run 1:
// TOP_VIEW
module TOP_VIEW#(parameter alu_width =16)
(
  input wire [alu_width-1:0]    A,B,
  input wire                    clk,rst,
  input wire [3:0]              alu_fun,
  output wire                   arith_flag,carry_out,logic_flag,comp_flag,shift_flag,
  output wire [alu_width-1:0]   arith_out,logic_out,comp_out,shift_out
  );
Settings: LEC_CHECK=0, ABC_AREA=1, CAP_MARGIN=30, CELL_PAD_IN_SITES_DETAIL_PLACEMENT=2, CELL_PAD_IN_SITES_GLOBAL_PLACEMENT=2, CORE_MARGIN=4, CORE_UTILIZATION=56, CTS_CLUSTER_SIZE=62, GPL_ROUTABILITY_DRIVEN=0, GPL_TIMING_DRIVEN=1, MAX_ROUTING_LAYER=met4, MIN_ROUTING_LAYER=met1, PLACE_DENSITY=0.92, SETUP_SLACK_MARGIN=5.0, SLEW_MARGIN=40, TNS_END_PERCENT=5; clock period 49.3 ns.
run.sh (not shown) runs the stock make flow with config.mk's settings and CLKGATE_MAP_FILE=.
Run 1 failed in global placement without I/O (3_1_place_gp_skip_io) with GPL-0301.
Changes in run 2 relative to run 1:
Settings: removing TNS_END_PERCENT (formerly 5); changing CORE_MARGIN from 4 to 2; removing SETUP_SLACK_MARGIN (formerly 5.0); removing MIN_ROUTING_LAYER (formerly met1); removing ABC_AREA (formerly 1); removing CELL_PAD_IN_SITES_DETAIL_PLACEMENT (formerly 2); removing CTS_CLUSTER_SIZE (formerly 62); changing SLEW_MARGIN from 40 to 20; removing GPL_ROUTABILITY_DRIVEN (formerly 0); removing GPL_TIMING_DRIVEN (formerly 1); removing MAX_ROUTING_LAYER (formerly met4); removing CELL_PAD_IN_SITES_GLOBAL_PLACEMENT (formerly 2); changing CAP_MARGIN from 30 to 20; removing PLACE_DENSITY (formerly 0.92); changing CORE_UTILIZATION from 56 to 64; changing the clock period (ns, I/O delays scaled along) from 49.3 to 18.0.
--- outcome ---
Run 2 did not finish: a tool error stopped it during global routing (5_1_grt).
Against run 1 as the reference, run 2 delivers a lower area of the chip.
Run 1 → run 2: number of standard cells after synthesis fell by 351; area of the core region fell by 11%.
Changes in run 3 relative to run 2:
Settings: a change of CORE_MARGIN from 2 to 8; an added CORE_ASPECT_RATIO of 0.5; a change of CORE_UTILIZATION from 64 to 60; a change of the clock period (ns, I/O delays scaled along) from 18.0 to 36.0.
==> comparison <==
Run 3 completed end to end with timing, DRC and antenna clean.
Row post-CTS repair timing setup buffer count: run 3 lower / run 2 higher
Between run 3 and run 2, it is run 3 whose number of instances in the placed design is lower, by about 12%.
In run 3, the area of the chip came out about 23% above the value in run 2.
In the reports for run 2 and run 3, the larger post-placement setup slack belongs to run 3.
Xor/xnor cell area share of the yosys netlist came out exactly the same in run 2 and run 3.
Relative to run 2, core utilization before placement decreased by 3.5 points in run 3.
[compare] base=run 2 new=run 3: basic-gate share of the synthesized area counting and, or, nand and nor cells ~0 delta; synthesized cell count ~0 delta; core outline area +5.8%; chip area line of the yosys report ~0 delta.

* * *

Starting RTL as in the previous note.
clock: 29.5 ns
lec_check: 0
cap_margin: 20
core_margin: 2
core_utilization: 69
setup_slack_margin: -0.4
slew_margin: 20
The baseline never finished: it broke off in global routing.
Next try:
CORE_UTILIZATION = 40   (was 69)
SETUP_SLACK_MARGIN = default   (was -0.4)
clock period = 15.4 ns   (was 29.5 ns; I/O delays follow)
After rerunning: With this change the flow finished with negative setup slack left; die size rises by 70%; area after synthesis stays the same; synthesized cell count does not change.
Next try:
CORE_UTILIZATION = 56   (was 40)
SETUP_SLACK_MARGIN = -1.7   (was default)
clock period = 23.4 ns   (was 15.4 ns; I/O delays follow)
Result:
- The changed run finished but failed the layout checks on negative setup slack
- first-iteration DRC count increases by about 80%
- sequential share of layout area increases by 0.10 points
- core utilization increases by 23 points
- worst hold slack improved by 1600 ps
- final cell count decreases by 4.4%
- wire length increases by 14%
- sequential cell count stays the same
- cell area decreases by about 1.8%
- setup slack improved by 4900 ps
- total power decreases by 32%
Next try:
CORE_UTILIZATION = 40   (was 56)
SETUP_SLACK_MARGIN = default   (was -1.7)
clock period = 36.0 ns   (was 23.4 ns; I/O delays follow)
With this change the flow produced a clean layout. First-iteration DRC count falls by about 50%. Wire length is lower by about 25%. Design area went down by 22%. Die area goes up by 39%. Via count drops by 22%. Utilization shrinks by 37 points. Power goes down by about 47%. Count of clock-buffer cells in the layout does not change. Non-clock buffer count decreases by 542. Final cell count fell by 13%.
Next try:
CELL_PAD_IN_SITES_DETAIL_PLACEMENT = 2   (was default)
CELL_PAD_IN_SITES_GLOBAL_PLACEMENT = 2   (was default)
CORE_UTILIZATION = 60   (was 40)
GPL_ROUTABILITY_DRIVEN = 0   (was default)
MAX_ROUTING_LAYER = met4   (was default)
MIN_ROUTING_LAYER = met2   (was default)
What happened: Now the flow stopped in global placement without I/O; synthesized cell count stays the same; synthesized area is unchanged; die size is lower by 33%.

* * *

Starting RTL as in the previous note.
Settings: LEC_CHECK=0, ABC_AREA=0, CAP_MARGIN=30, CELL_PAD_IN_SITES_DETAIL_PLACEMENT=0, CELL_PAD_IN_SITES_GLOBAL_PLACEMENT=2, CORE_MARGIN=4, CORE_UTILIZATION=36, CTS_CLUSTER_SIZE=62, GPL_ROUTABILITY_DRIVEN=0, GPL_TIMING_DRIVEN=1, HOLD_SLACK_MARGIN=0.05, MAX_ROUTING_LAYER=met4, MIN_ROUTING_LAYER=met1, PLACE_DENSITY=0.92, SETUP_SLACK_MARGIN=4.3, SLEW_MARGIN=10; clock period 49.3 ns.
Change:
==> flow/config.mk (replaced) <==
export PLATFORM = sky130hd
export DESIGN_NAME = TOP_VIEW
export DESIGN_NICKNAME = TOP_VIEW
export VERILOG_FILES = /design/flow/design.v
export SDC_FILE = /design/flow/constraint.sdc
export NUM_CORES = 4
export LEC_CHECK = 0
export CAP_MARGIN = 20
export CELL_PAD_IN_SITES_GLOBAL_PLACEMENT = 2
export CORE_MARGIN = 7
export CORE_UTILIZATION = 60
export SLEW_MARGIN = 20
==> flow/constraint.sdc (replaced) <==
create_clock -name core_clock -period 36.0 [get_ports {clk}]
set_input_delay 7.2000 -clock core_clock [delete_from_list [all_inputs] [get_ports {clk}]]
set_output_delay 7.2000 -clock core_clock [all_outputs]
set_load 0.01 [all_outputs]
After rerunning: This time the run ended with an error in global placement without I/O. Synthesized area does not change. Die area shrinks by about 34%. Synthesized cell count does not change.
Change:
--- a/flow/config.mk
+++ b/flow/config.mk
@@ -9,3 +9,4 @@
-export CELL_PAD_IN_SITES_GLOBAL_PLACEMENT = 2
-export CORE_MARGIN = 7
-export CORE_UTILIZATION = 60
+export CORE_MARGIN = 2
+export CORE_UTILIZATION = 40
+export CTS_CLUSTER_DIAMETER = 165
+export CTS_CLUSTER_SIZE = 95
@@ -12,0 +14 @@
+export TNS_END_PERCENT = 5
Now the flow went through all stages and came out clean.
Die area rose by about 32%.
Synthesized area does not change.
Synthesized cell count stays the same.
Change:
--- a/flow/config.mk
+++ b/flow/config.mk
@@ -8,0 +9 @@
+export CORE_ASPECT_RATIO = 0.5
@@ -10,3 +11,4 @@
-export CORE_UTILIZATION = 40
-export CTS_CLUSTER_DIAMETER = 165
-export CTS_CLUSTER_SIZE = 95
+export CORE_UTILIZATION = 59
+export CTS_CLUSTER_DIAMETER = 144
+export CTS_CLUSTER_SIZE = 100
+export MAX_ROUTING_LAYER = met4
@@ -14 +16 @@
-export TNS_END_PERCENT = 5
+export TNS_END_PERCENT = 10
Result: Setup slack degrades by 0.26 ns. Power rises by 7.1%. Core utilization rose by 23 points. Sequential share of layout area is about the same. Wire length increases by 1.8%. Critical path depth increases by 7. Via count went up by 2.5%.
Change:
--- a/flow/config.mk
+++ b/flow/config.mk
@@ -9 +8,0 @@
-export CORE_ASPECT_RATIO = 0.5
@@ -11,4 +10,3 @@
-export CORE_UTILIZATION = 59
-export CTS_CLUSTER_DIAMETER = 144
-export CTS_CLUSTER_SIZE = 100
-export MAX_ROUTING_LAYER = met4
+export CORE_UTILIZATION = 40
+export CTS_CLUSTER_DIAMETER = 336
+export CTS_CLUSTER_SIZE = 98
@@ -16 +14 @@
-export TNS_END_PERCENT = 10
+export TNS_END_PERCENT = 15
After rerunning: Global-route usage came out lower by 14 points; final area came out higher by 0.68%; count of clock-buffer cells in the layout came out lower by 1; final cell count came out higher by 6.5%; sequential power stays flat.
Change:
--- a/flow/config.mk
+++ b/flow/config.mk
@@ -11,2 +11,3 @@
-export CTS_CLUSTER_DIAMETER = 336
-export CTS_CLUSTER_SIZE = 98
+export CTS_CLUSTER_DIAMETER = 20
+export MAX_ROUTING_LAYER = met4
+export SETUP_SLACK_MARGIN = 5.0
@@ -14 +14,0 @@
-export TNS_END_PERCENT = 15
What happened: Count of clock-buffer cells in the layout stays the same. Hold slack gets worse by 0.0083 ns. Die area stays the same. Routed wire length grows by roughly a tenth. Power increases by roughly a tenth. Via count rises by a little under a tenth.
Power and IR drop assume default switching activity.
